==> sierra <==
==> flow/design.v <==
module binary2deg(
	input i_clk,
	input i_rst,
	input i_start,
	input[63:0] i_decimal,
	input[3:0] i_frccnt,
	output[13:0] o_deg,
	output o_finished
	);
enum {IDLE,D2B1,D2B2,SHIFT,B2D,END} state_w,state_r;
logic[13:0] deg_w,deg_r;
logic[21:0] devider_w,devider_r;
logic[34:0] tmp_w,tmp_r;
logic[63:0] decimal_w,decimal_r;
logic[21:0] binary_w,binary_r;
logic[3:0] cnt_w,cnt_r;
logic[3:0] frccnt_w,frccnt_r;
logic finished;
assign o_finished = finished;
assign o_deg = deg_r;
always@(*) begin
	deg_w = deg_r;
	devider_w = devider_r;
	tmp_w = tmp_r;
	decimal_w = decimal_r;
	binary_w = binary_r;
	cnt_w = cnt_r;
	frccnt_w = frccnt_r;
	state_w = state_r;
	finished = 0;
	case(state_r)
		IDLE: begin
			if(i_start) begin
				state_w = D2B1;
				decimal_w = i_decimal;
				frccnt_w = i_frccnt;
				tmp_w = 0;
			end
			else begin
				state_w = state_r;
				decimal_w = 0;
			end
			binary_w = 0;
			devider_w = 22'b101101000000000000000;
			finished = 0;
		end
		D2B1: begin
			if(decimal_r[3:0] < 10) begin
				tmp_w = (tmp_r >> 4)+(tmp_r >> 5)+(tmp_r >> 8)+(tmp_r >> 9)+(tmp_r >> 12)+(tmp_r >> 13)+{18'd0,decimal_r[3:0],13'd0};
				state_w = state_r;
			end
			else begin
				tmp_w = tmp_r;
				state_w = D2B2;
			end
			decimal_w = decimal_r >> 4;
		end
		D2B2: begin
			if(cnt_r == (frccnt_r - 1)) begin
				state_w = SHIFT;
				cnt_w = 0;
			end
			else begin
				state_w = state_r;
				cnt_w = cnt_r + 1;
			end
			tmp_w = (tmp_r >> 4)+(tmp_r >> 5)+(tmp_r >> 8)+(tmp_r >> 9)+(tmp_r >> 12)+(tmp_r >> 13)+{18'd0,decimal_r[3:0],13'd0};
			decimal_w = decimal_r >> 4;
		end
		SHIFT: begin
			tmp_w = (tmp_r << 3) + (tmp_r << 1);
			if(cnt_r == (frccnt_r - 2)) begin
				state_w = B2D;
				binary_w = tmp_w[21:0];
				cnt_w = 0;
			end
			else begin
				state_w = state_r;
				cnt_w = cnt_r + 1;
			end
		end
		B2D: begin
			if(cnt_r == 13) begin
				state_w = END;
				cnt_w = 0;
			end
			else begin
				state_w = state_r;
				cnt_w = cnt_r + 1;
			end
			if(binary_r < devider_r) begin
				deg_w = {deg_r[12:0],1'b0};
				binary_w = binary_r;
			end
			else begin
				deg_w = {deg_r[12:0],1'b1};
				binary_w = binary_r - devider_r;
			end
			devider_w = devider_r >> 1;
			finished = 0;
		end
		END: begin
			finished = 1;
			state_w = IDLE;
		end
	endcase
end
always@(posedge i_clk or negedge i_rst) begin
	if(!i_rst) begin
		devider_r <= 22'b0101101000000000000000;
		binary_r <= 0;
		deg_r <= 0;
		cnt_r <= 0;
		state_r <= IDLE;
		decimal_r <= 64'd0;
		tmp_r <= 35'd0;
		frccnt_r <= 0;
	end
	else begin
		devider_r <= devider_w;
		binary_r <= binary_w;
		deg_r <= deg_w;
		cnt_r <= cnt_w;
		state_r <= state_w;
		decimal_r <= decimal_w;
		tmp_r <= tmp_w;
		frccnt_r <= frccnt_w;
	end
end
endmodule
module synchro(
	input i_clk,
	input i_rst,
	input i_write,
	input[7:0] i_char,
	output o_full,
	output o_check,
	output[14 - 1:0] o_deg
	);
integer i;
enum {IDLE,IDT,DATA,DEG,CHECK} state_w,state_r;
logic[7:0] cnt_w,cnt_r;
logic[7:0] char_w[7:0],char_r[7:0];
logic[2:0] r_w,r_r,w_w,w_r;
logic[7:0] char;
logic[7:0] check_w,check_r;
logic[7:0] checksum_w,checksum_r,tmp;
logic check;
logic[23:0] SI_w,SI_r;
logic[3:0] pos;
enum {INT,FRC} dstate_w,dstate_r;
logic[63:0] decimal_w,decimal_r;
logic[13:0] deg,deg_w,deg_r;
logic[3:0] frccnt_w,frccnt_r;
logic finished;
binary2deg xbinary2deg(.i_clk(i_clk),.i_rst(i_rst),.i_start(check && (pos == 1)),.i_decimal(decimal_r),.i_frccnt(frccnt_r),.o_deg(deg),.o_finished(finished));
assign o_full = ((w_r + 1) == r_r)? 1 : 0;
assign o_check = check;
assign o_deg = deg_r;
always@(*) begin
	for(i = 0; i < 8; i = i + 1) begin
		char_w[i] = char_r[i];
	end
	if(i_write) begin
		w_w = w_r + 1;
		char_w[w_r] = i_char;
	end
	else begin
		w_w = w_r;
	end
	if(w_r != r_r) begin
		char = char_r[r_r];
		r_w = r_r + 1;
	end
	else begin
		char = 0;
		r_w = r_r;
	end
end
always@(*) begin
	pos = 0;
	case(SI_r)
		{"H","D","G"} : begin
			pos = 1;
		end
		{"H","D","T"} : begin
			pos = 1;
		end
	endcase
end
always@(*) begin
	if(finished)
		deg_w = deg;
	else
		deg_w = deg_r;
end
always@(*) begin
	check = 0;
	checksum_w = checksum_r;
	SI_w = SI_r;
	decimal_w = decimal_r;
	tmp = 0;
	frccnt_w = frccnt_r;
	state_w = state_r;
	dstate_w = dstate_r;
	cnt_w = cnt_r;
	check_w = check_r;
	if(w_r != r_r) begin
		case(state_r)
			IDLE: begin
				check_w = 0;
				decimal_w = 0;
				frccnt_w = 0;
				dstate_w = INT;
				if(char == "$") begin
					state_w = IDT;
				end
				else begin
					state_w = state_r;
				end
				cnt_w = 0;
			end
			IDT: begin
				if(cnt_r == 4) begin
					state_w = DATA;
					cnt_w = 0;
					SI_w = (SI_r << 8) + {16'd0,char};
				end
				else if(cnt_r > 1) begin
					state_w = state_r;
					cnt_w = cnt_r + 1;
					SI_w = (SI_r << 8) + {16'd0,char};
				end
				else begin
					state_w = state_r;
					SI_w = SI_r;
					cnt_w = cnt_r + 1;
				end
				check_w = check_r ^ char;
			end
			DATA: begin
				if(char == "*") begin
					state_w = CHECK;
					cnt_w = 0;
					check_w = check_r;
				end
				else if(char == ",") begin
					cnt_w = cnt_r + 1;
					check_w = check_r ^ char;
					if(cnt_r == (pos - 1)) begin
						state_w = DEG;
					end
					else begin
						state_w = state_r;
					end
				end
				else begin
					state_w = state_r;
					cnt_w = cnt_r;
					check_w = check_r ^ char;
				end
			end
			DEG: begin
				tmp = char - "0";
				if(char == ".") begin
					dstate_w = FRC;
					state_w = state_r;
					cnt_w = cnt_r;
					frccnt_w = frccnt_r;
					decimal_w = (decimal_r << 4) + {60'd0,tmp[3:0]};
				end
				else if(char == ",") begin
					dstate_w = INT;
					state_w = DATA;
					cnt_w = cnt_r;
					frccnt_w = frccnt_r;
					decimal_w = decimal_r;
				end
				else begin
					state_w = state_r;
					dstate_w = dstate_r;
					cnt_w = cnt_r;
					decimal_w = (decimal_r << 4) + {60'd0,tmp[3:0]};
					if(dstate_r == FRC) begin
						frccnt_w = frccnt_r;
					end
					else begin
						frccnt_w = frccnt_r + 1;
					end
				end
				check_w = check_r ^ char;
			end
			CHECK: begin
				if(char == 8'hd) begin
					state_w = IDLE;
					cnt_w = 0;
					if(check_r == checksum_r) begin
						check = 1;
					end
					else begin
						check = 0;
					end
				end
				else begin
					if((char > "/") && (char < ":")) begin
						tmp = char - "0";
						checksum_w = cnt_r == 0 ? {tmp[3:0],4'd0} : {checksum_r[7:4],tmp[3:0]};
					end
					else if((char > "@") && (char < "G")) begin
						tmp = char - "A" + 8'd10;
						checksum_w = cnt_r == 0 ? {tmp[3:0],4'd0} : {checksum_r[7:4],tmp[3:0]};
					end
					else begin
						checksum_w = checksum_r;
					end
					cnt_w = cnt_r + 1;
				end
			end
		endcase
	end
	else begin
		state_w = state_r;
		cnt_w = cnt_r;
		checksum_w = checksum_r;
		check_w = check_r;
	end
end
always@(posedge i_clk or negedge i_rst) begin
	if(!i_rst) begin
		state_r <= IDLE;
		dstate_r <= INT;
		cnt_r <= 0;
		deg_r <= 0;
		checksum_r <= 0;
		check_r <= 0;
		SI_r <= 0;
		r_r <= 0;
		w_r <= 0;
		decimal_r <= 0;
		frccnt_r <= 0;
		for(i = 0; i < 8; i = i + 1) begin
			char_r[i] <= 0;
		end
	end
	else begin
		state_r <= state_w;
		dstate_r <= dstate_w;
		cnt_r <= cnt_w;
		deg_r <= deg_w;
		checksum_r <= checksum_w;
		check_r <= check_w;
		SI_r <= SI_w;
		r_r <= r_w;
		w_r <= w_w;
		decimal_r <= decimal_w;
		frccnt_r <= frccnt_w;
		for(i = 0; i < 8; i = i + 1) begin
			char_r[i] <= char_w[i];
		end
	end
end
endmodule
==> flow/run.sh <==
#!/bin/bash
# the make line also repeats each setting of config.mk as NAME=value (left out here)
make -C /OpenROAD-flow-scripts/flow DESIGN_CONFIG=/design/flow/config.mk WORK_HOME=/design/flow/orfs CLKGATE_MAP_FILE= finish
==> flow/config.mk <==
export PLATFORM = sky130hd
export DESIGN_NAME = synchro
export DESIGN_NICKNAME = synchro
export VERILOG_FILES = /design/flow/design.v
export SDC_FILE = /design/flow/constraint.sdc
export NUM_CORES = 4
export LEC_CHECK = 0
export ABC_AREA = 0
export CAP_MARGIN = 20
export CELL_PAD_IN_SITES_GLOBAL_PLACEMENT = 0
export CORE_ASPECT_RATIO = 1.03
export CORE_MARGIN = 2
export CORE_UTILIZATION = 72
export CTS_CLUSTER_DIAMETER = 389
export GPL_TIMING_DRIVEN = 1
export MIN_ROUTING_LAYER = met1
export PLACE_DENSITY_LB_ADDON = 0.0
export SETUP_SLACK_MARGIN = 0.89
export SLEW_MARGIN = 10
export TNS_END_PERCENT = 5
==> flow/constraint.sdc <==
create_clock -name core_clock -period 6.06 [get_ports {i_clk}]
set_input_delay 1.2120 -clock core_clock [delete_from_list [all_inputs] [get_ports {i_clk}]]
set_output_delay 1.2120 -clock core_clock [all_outputs]
set_load 0.01 [all_outputs]
==> pepper: changes against sierra <==
- ABC_AREA: 0 -> 1
- CAP_MARGIN: 20 -> 15
- CELL_PAD_IN_SITES_GLOBAL_PLACEMENT: 0 -> default
- CORE_ASPECT_RATIO: 1.03 -> default
- CORE_UTILIZATION: 72 -> 40
- CTS_CLUSTER_DIAMETER: 389 -> default
- CTS_CLUSTER_SIZE: default -> 95
- GPL_TIMING_DRIVEN: 1 -> default
- HOLD_SLACK_MARGIN: default -> -0.06
- MIN_ROUTING_LAYER: met1 -> default
- PLACE_DENSITY_LB_ADDON: 0.0 -> 0.22
- SETUP_SLACK_MARGIN: 0.89 -> default
- SLEW_MARGIN: 10 -> 20
- TNS_END_PERCENT: 5 -> default
==> flow/constraint.sdc (replaced) <==
create_clock -name core_clock -period 10.0 [get_ports {i_clk}]
set_input_delay 2.0000 -clock core_clock [delete_from_list [all_inputs] [get_ports {i_clk}]]
set_output_delay 2.0000 -clock core_clock [all_outputs]
set_load 0.01 [all_outputs]
==> willow: changes against sierra <==
- ABC_AREA: 0 -> default
- CELL_PAD_IN_SITES_GLOBAL_PLACEMENT: 0 -> default
- CORE_ASPECT_RATIO: 1.03 -> default
- CORE_UTILIZATION: 72 -> 67
- CTS_CLUSTER_DIAMETER: 389 -> default
- GPL_TIMING_DRIVEN: 1 -> default
- MIN_ROUTING_LAYER: met1 -> default
- PLACE_DENSITY_LB_ADDON: 0.0 -> default
- SETUP_SLACK_MARGIN: 0.89 -> default
- SLEW_MARGIN: 10 -> 20
- TNS_END_PERCENT: 5 -> default
==> flow/constraint.sdc (replaced) <==
create_clock -name core_clock -period 4.81 [get_ports {i_clk}]
set_input_delay 0.9620 -clock core_clock [delete_from_list [all_inputs] [get_ports {i_clk}]]
set_output_delay 0.9620 -clock core_clock [all_outputs]
set_load 0.01 [all_outputs]
==> amber: changes against sierra <==
- ABC_AREA: 0 -> 1
- CELL_PAD_IN_SITES_GLOBAL_PLACEMENT: 0 -> default
- CORE_ASPECT_RATIO: 1.03 -> default
- CTS_CLUSTER_DIAMETER: 389 -> 397
- GPL_TIMING_DRIVEN: 1 -> default
- MIN_ROUTING_LAYER: met1 -> default
- PLACE_DENSITY: default -> 0.4
- PLACE_DENSITY_LB_ADDON: 0.0 -> default
- SETUP_SLACK_MARGIN: 0.89 -> default
- SLEW_MARGIN: 10 -> 20
- TNS_END_PERCENT: 5 -> default
==> flow/constraint.sdc (replaced) <==
create_clock -name core_clock -period 4.11 [get_ports {i_clk}]
set_input_delay 0.8220 -clock core_clock [delete_from_list [all_inputs] [get_ports {i_clk}]]
set_output_delay 0.8220 -clock core_clock [all_outputs]
set_load 0.01 [all_outputs]
==> impl_metrics.json <==
{
  "initial_core_util": 0.727,
  "synthesis.area_um2": 25700,
  "haltStage": "5_1_grt",
  "yosysCellCount": 3325,
  "status": "aborted with a tool error",
  "compound_area_frac": 0.174,
  "netlist_logic_family_top": "simple AND/OR/NAND/NOR gates",
  "synthCells": 3325
}
That was amber.
==> impl_metrics.json <==
{
  "status": "complete, but fails checks",
  "violations": "negative setup slack",
  "compound_area_frac": 0.190,
  "initial_core_util": 0.677,
  "finalSetupViolations": 25,
  "yosysCellCount": 2650,
  "synthesis.area_um2": 24700,
  "synthCells": 2650,
  "netlist_logic_family_top": "AND-OR/OR-AND gates",
  "drc": 0,
  "fin_ws_ns": -1.18
}
That was willow.
==> impl_metrics.json <==
{
  "synthesis.area_um2": 24700,
  "finalSetupViolations": 4,
  "status": "complete, but fails checks",
  "synthCells": 2650,
  "violations": "negative setup slack",
  "initial_core_util": 0.734,
  "fin_ws_ns": -0.0910,
  "yosysCellCount": 2650,
  "grt_max_degree": 166,
  "hp-start": "xbinary2deg.decimal_r[6]",
  "fa_ha_area_frac": 0.138,
  "netlist_logic_family_top": "AND-OR/OR-AND gates"
}
That was sierra.
==> impl_metrics.json <==
{
  "ys_sh_xor": 0.0269,
  "synthesis.area_um2": 25700,
  "synthCells": 3325,
  "min_path_cells": 2,
  "worst_pin_slew_ns": 1.03,
  "finalSetupViolations": 0,
  "holdWs_ns": 0.469,
  "status": "finished clean",
  "r2r_start": "xbinary2deg.tmp_r[5]",
  "initial_core_util": 0.406,
  "stdcell_count": 4185
}
That was pepper.
